== rev 12 ==
## bfp_comp
module bfp_comp (
    input logic clk,
    input logic rst,
    input logic  [63:0] s_axis_tdata,
    input logic  [ 7:0] s_axis_tkeep,
    input logic s_axis_tvalid,
    input logic s_axis_tlast,
    input logic  [31:0] s_axis_tuser,
    output logic [63:0] m_axis_tdata,
    output logic [ 7:0] m_axis_tkeep,
    output logic m_axis_tvalid,
    output logic m_axis_tlast,
    output logic [31:0] m_axis_tuser,
    input logic  [ 3:0] ctrl_ud_comp_meth,
    input logic  [ 3:0] ctrl_ud_iq_width
);
  logic [63:0] s_axis_tdata_reversed;
  logic [63:0] data0;
  logic        valid0;
  logic        last0;
  logic [31:0] user0;
  logic        sync0;
  logic [ 3:0] ud_iq_width;
  logic [63:0] d0_data;
  logic [ 2:0] d0_state;
  logic        d0_valid;
  logic        d0_sync;
  logic        d0_last;
  logic [31:0] fifo_din;
  logic        fifo_wr;
  logic [31:0] fifo_dout;
  logic        fifo_rd;
  assign s_axis_tdata_reversed = bfp_pkg::byte_reverse(s_axis_tdata);
  always_ff @(posedge clk) begin
    data0  <= s_axis_tdata_reversed;
    valid0 <= s_axis_tvalid;
    last0  <= s_axis_tlast;
    user0  <= s_axis_tuser;
  end
  always_ff @(posedge clk) begin
    if (rst || (valid0 && last0)) begin
      sync0 <= 1'b0;
    end else if (valid0) begin
      sync0 <= 1'b1;
    end
  end
  ...
make LEC_CHECK=0 ABC_AREA=0 CAP_MARGIN=15 CORE_MARGIN=2 CORE_UTILIZATION=72 CTS_CLUSTER_SIZE=35 MAX_ROUTING_LAYER=met5 PLACE_DENSITY=0.6 SETUP_SLACK_MARGIN=-0.32 SLEW_MARGIN=20 finish   # period 3.47 ns
run.sh (not shown) runs the stock make flow with config.mk's settings and CLKGATE_MAP_FILE=.
In rev 12 the implementation ran to completion but is not tape-out ready, as the final checks report negative setup slack.
### rev 12 -> rev 13
# rev 12
export LEC_CHECK = 0
export ABC_AREA = 0
export CAP_MARGIN = 15
export CORE_MARGIN = 2
export CORE_UTILIZATION = 72
export CTS_CLUSTER_SIZE = 35
export MAX_ROUTING_LAYER = met5
export PLACE_DENSITY = 0.6
export SETUP_SLACK_MARGIN = -0.32
export SLEW_MARGIN = 20
create_clock -name core_clock -period 3.47 [get_ports {clk}]
# rev 13
export LEC_CHECK = 0
export CAP_MARGIN = 20
export CORE_MARGIN = 2
export CORE_UTILIZATION = 40
export SLEW_MARGIN = 20
create_clock -name core_clock -period 6.06 [get_ports {clk}]
## What came out
- Rev 13 ends up with higher minimum clock period after layout than rev 12 does.
- Rev 13 | stages: all done | timing, DRC, antenna: all pass
- Register area of rev 13 is on par with rev 12.
- Rev 13 has worst setup slack above what rev 12 had.
- Cell with the biggest individual delay on the critical path: a2111oi_2 -> rev 12, dfxtp_1 -> rev 13
- NOTE: fraction of cell area in non-clock buffers in rev 13 falls short of that of rev 12
- DRC marker count from the first detailed-route iteration ends up higher on rev 12.


== old ==
Starting RTL as in the previous note.
clock: 8.64 ns
lec_check: 0
abc_area: 0
cap_margin: 20
core_margin: 2
core_utilization: 69
cts_cluster_size: 88
max_routing_layer: met5
place_density: 0.6
slew_margin: 20
tns_end_percent: 5
Having completed the whole flow, old delivered a layout that passed the timing, DRC and antenna checks.
Relative to old, the following input files were edited for new:
# old
export LEC_CHECK = 0
export ABC_AREA = 0
export CAP_MARGIN = 20
export CORE_MARGIN = 2
export CORE_UTILIZATION = 69
export CTS_CLUSTER_SIZE = 88
export MAX_ROUTING_LAYER = met5
export PLACE_DENSITY = 0.6
export SLEW_MARGIN = 20
export TNS_END_PERCENT = 5
create_clock -name core_clock -period 8.64 [get_ports {clk}]
# new
export LEC_CHECK = 0
export CAP_MARGIN = 20
export CORE_MARGIN = 2
export CORE_UTILIZATION = 66
export SLEW_MARGIN = 20
create_clock -name core_clock -period 4.05 [get_ports {clk}]
[summary]
- Sequential power: new higher than old
- Between old and new, the cell count went up.
- new vs. old: combinational power share went up by 1.2 points.
- old and new ended up with nearly the same clock transition at the registers of the reported paths.
- Summary of new over old: final worst-path setup slack down 3.25 ns; total instance count after detailed placement went up; die width now sits higher.
- Comparing old and new, the lower sequential power share was measured on new.
- Endpoint of the worst setup timing path: i_exp.max1[1]$_DFF_P_ -> new, i_exp.max1[13]$_DFF_P_ -> old
- Although it ran to completion, new produced a layout that fails the final checks because of setup timing.
- new vs. old: count of clock-buffer cells in the layout went down by about 1%.
- Core utilization of the finished layout (higher): old


Setup of before:
bfp_comp again, from the RTL that the note above started with.
// bfp_comp
module bfp_comp (
    input logic clk,
    input logic rst,
    input logic  [63:0] s_axis_tdata,
    input logic  [ 7:0] s_axis_tkeep,
    input logic s_axis_tvalid,
    input logic s_axis_tlast,
    input logic  [31:0] s_axis_tuser,
    output logic [63:0] m_axis_tdata,
    output logic [ 7:0] m_axis_tkeep,
    output logic m_axis_tvalid,
    output logic m_axis_tlast,
    output logic [31:0] m_axis_tuser,
    input logic  [ 3:0] ctrl_ud_comp_meth,
    input logic  [ 3:0] ctrl_ud_iq_width
);
clock: 3.74 ns
lec_check: 0
abc_area: 0
cap_margin: 30
cell_pad_in_sites_detail_placement: 0
core_margin: 7
core_utilization: 47
gpl_timing_driven: 0
place_density_lb_addon: 0.16
setup_slack_margin: 0.12
slew_margin: 40
before: complete, dirty (negative setup slack)
diff inputs: before => after
- a change of CORE_UTILIZATION from 47 to 62
- a deleted ABC_AREA that had been 0
- a deleted SETUP_SLACK_MARGIN that had been 0.12
- a change of SLEW_MARGIN from 40 to 20
- a change of CORE_MARGIN from 7 to 2
- a change of CAP_MARGIN from 30 to 20
- a deleted PLACE_DENSITY_LB_ADDON that had been 0.16
- a deleted GPL_TIMING_DRIVEN that had been 0
- a deleted CELL_PAD_IN_SITES_DETAIL_PLACEMENT that had been 0
- a change of the clock period (ns, I/O delays scaled along) from 3.74 to 6.06
Results
after: flow completed, timing, DRC and antenna clean
Compared with before, after shows data required time at the worst endpoint higher by 2260 ps.
Number of detailed-routing iterations run before antenna repair (lower): before
Clock share of power: after higher than before


Starting RTL as in the previous note.
make LEC_CHECK=0 ABC_AREA=1 CAP_MARGIN=15 CORE_MARGIN=2 CORE_UTILIZATION=72 CTS_CLUSTER_DIAMETER=215 SETUP_SLACK_MARGIN=-0.32 SLEW_MARGIN=20 finish   # period 3.36 ns
The starting point finished but fails on negative setup slack.
Change:
==> flow/config.mk (replaced) <==
export PLATFORM = sky130hd
export DESIGN_NAME = bfp_comp
export DESIGN_NICKNAME = bfp_comp
export VERILOG_FILES = /design/flow/design.v
export SDC_FILE = /design/flow/constraint.sdc
export NUM_CORES = 4
export LEC_CHECK = 0
export CAP_MARGIN = 20
export CORE_MARGIN = 2
export CORE_UTILIZATION = 23
export SLEW_MARGIN = 20
==> flow/constraint.sdc (replaced) <==
create_clock -name core_clock -period 9.59 [get_ports {clk}]
set_input_delay 1.9180 -clock core_clock [delete_from_list [all_inputs] [get_ports {clk}]]
set_output_delay 1.9180 -clock core_clock [all_outputs]
set_load 0.01 [all_outputs]
Outcome: The changed run finished clean. Final area hardly moves. Setup slack gains 4800 ps. Worst hold slack gets better by 56 ps. Global-route usage fell by 32 points.
Change:
--- a/flow/config.mk
+++ b/flow/config.mk
@@ -6,6 +6,9 @@
 export NUM_CORES = 4
 export LEC_CHECK = 0
+export ABC_AREA = 0
 export CAP_MARGIN = 20
-export CORE_MARGIN = 2
-export CORE_UTILIZATION = 23
+export CORE_MARGIN = 5
+export CORE_UTILIZATION = 70
+export MAX_ROUTING_LAYER = met5
+export PLACE_DENSITY = 0.6
 export SLEW_MARGIN = 20
==> flow/constraint.sdc (replaced) <==
create_clock -name core_clock -period 4.42 [get_ports {clk}]
set_input_delay 0.8840 -clock core_clock [delete_from_list [all_inputs] [get_ports {clk}]]
set_output_delay 0.8840 -clock core_clock [all_outputs]
set_load 0.01 [all_outputs]
Effect:
- Now the flow completed and failed the layout checks on negative setup slack
- setup slack is worse by 4100 ps
- via count rises by a few percent
- worst hold slack improved by 30 ps
- register-to-register slack loses 4100 ps
- cell count drops by a quarter to a third
- clock-buffer cell count grows by 4
- utilization went up by 53 points
- total power rose by well over a third
- synthesized area is unchanged
Change:
--- a/flow/config.mk
+++ b/flow/config.mk
@@ -13,2 +13,3 @@
 export PLACE_DENSITY = 0.6
 export SLEW_MARGIN = 20
+export TNS_END_PERCENT = 5
==> flow/constraint.sdc (replaced) <==
create_clock -name core_clock -period 8.64 [get_ports {clk}]
set_input_delay 1.7280 -clock core_clock [delete_from_list [all_inputs] [get_ports {clk}]]
set_output_delay 1.7280 -clock core_clock [all_outputs]
set_load 0.01 [all_outputs]
The new run finished clean.
Worst setup slack is better by 3100 ps.
Final cell count decreases by about 2.5%.
Core utilization decreases by 2.0 points.
Synthesized cell count does not change.
Critical path depth decreases by 5.
Via count decreases by 2.8%.
Wire length decreases by 3.7%.
Area after synthesis does not change.
First-iteration DRC count decreases by about 11%.


job 101:
Starting RTL as in the previous note.
==> flow/design.v (excerpt) <==
module bfp_comp (
    input logic clk,
    input logic rst,
    input logic  [63:0] s_axis_tdata,
    input logic  [ 7:0] s_axis_tkeep,
    input logic s_axis_tvalid,
    input logic s_axis_tlast,
    input logic  [31:0] s_axis_tuser,
    output logic [63:0] m_axis_tdata,
    output logic [ 7:0] m_axis_tkeep,
    output logic m_axis_tvalid,
    output logic m_axis_tlast,
    output logic [31:0] m_axis_tuser,
    input logic  [ 3:0] ctrl_ud_comp_meth,
    input logic  [ 3:0] ctrl_ud_iq_width
);
Settings: LEC_CHECK=0, ABC_AREA=1, CAP_MARGIN=10, CORE_MARGIN=2, CORE_UTILIZATION=72, CTS_CLUSTER_DIAMETER=365, SETUP_SLACK_MARGIN=-0.33, SLEW_MARGIN=20; clock period 3.38 ns.
Job 101 finished all stages; layout check result: FAIL, due to negative setup slack.
[inputs] job 102 vs job 101
Settings: swapping 72 for 40 in CORE_UTILIZATION; swapping 10 for 20 in CAP_MARGIN; clearing SETUP_SLACK_MARGIN, which used to be -0.33; clearing ABC_AREA, which used to be 1; clearing CTS_CLUSTER_DIAMETER, which used to be 365; swapping 3.38 for 5.07 in the clock period (ns, I/O delays scaled along).
==> results <==
Job 102 completed every stage of the flow, and the final layout passed the timing, DRC and antenna checks.
Delta (job 102 minus job 101): post-synthesis cell type count increased by 45% relative to the old numbers; number of pins with negative max-slew slack in the final report closely matched the old numbers; via count decreased by about 17% relative to the old numbers.
Comparing the two runs side by side, job 102 comes out behind job 101 on summed instance area of the synthesized netlist.
Shortest period the worst path allows in job 102 is 0.72 ns above job 101.
Library cell contributing the largest single delay on the critical path: sky130_fd_sc_hd__dfxtp_4 -> job 101, sky130_fd_sc_hd__a2111oi_2 -> job 102
Relative to job 102, the following input files were edited for job 103:
Settings: CTS_CLUSTER_DIAMETER now 117, previously not set; TNS_END_PERCENT now 5, previously not set; CORE_UTILIZATION now 72, was 40; the clock period (ns, I/O delays scaled along) now 1.94, was 5.07.
==> comparison <==
- Stage in which a tool error killed job 103: 5_1_grt.
- Compared with job 102, job 103 shows a higher count of instances resized after the clock tree is built.
- Diff job 102 and job 103: number of setup buffers added after CTS higher in job 103
- Area of the die on job 103 is ahead of job 102.
- [job 103] y dimension of the die fell about 25% relative to job 102
- Relative to job 102, post-placement cell count has gone up in job 103.
Input changes introduced in job 104 (baseline for comparison: job 103):
Settings: CAP_MARGIN: 20 -> 10; TNS_END_PERCENT: 5 -> unset; CTS_CLUSTER_DIAMETER: 117 -> 246; ABC_AREA: unset -> 1; the clock period (ns, I/O delays scaled along): 1.94 -> 3.38.
Estimated wirelength of the detail-placed design came out lower on job 104 than on job 103.
Job 104 vs. job 103: synthesized area divided by synthesized cell count went down by 3.0 um^2.
Going from job 103 to job 104, worst-case clock buffer depth level, number of instances in the synthesized netlist moved up, number of buffers inserted by hold repair at cts moved down, register share after synthesis moved up, post-synthesis cell count from yosys moved up.
Job 104 completed end to end; final checks failed (negative setup slack).
Job 104 vs. job 103: final estimated routing congestion in global placement now sits lower; combined area of all synthesized cells now sits lower.
--- input diff job 104..job 105 ---
Settings: removing CTS_CLUSTER_DIAMETER (formerly 246); changing CAP_MARGIN from 10 to 20; changing CORE_UTILIZATION from 72 to 70; removing ABC_AREA (formerly 1); changing the clock period (ns, I/O delays scaled along) from 3.38 to 4.13.
[summary]
- In job 105 the implementation completed, yet the final layout does not meet the checks, the culprit being negative setup slack.
- Per the comparison of job 105 with job 104, sequential power down about 20%; clock network power fell about 20%; area of all placed cells without fillers lost about 0.8%; fraction of power consumed by combinational cells saw a decrease.
- Critical path depth (job 105 vs. job 104) decreases by more than 10%
No activity file was given, so power comes from the tool's default toggle rates.
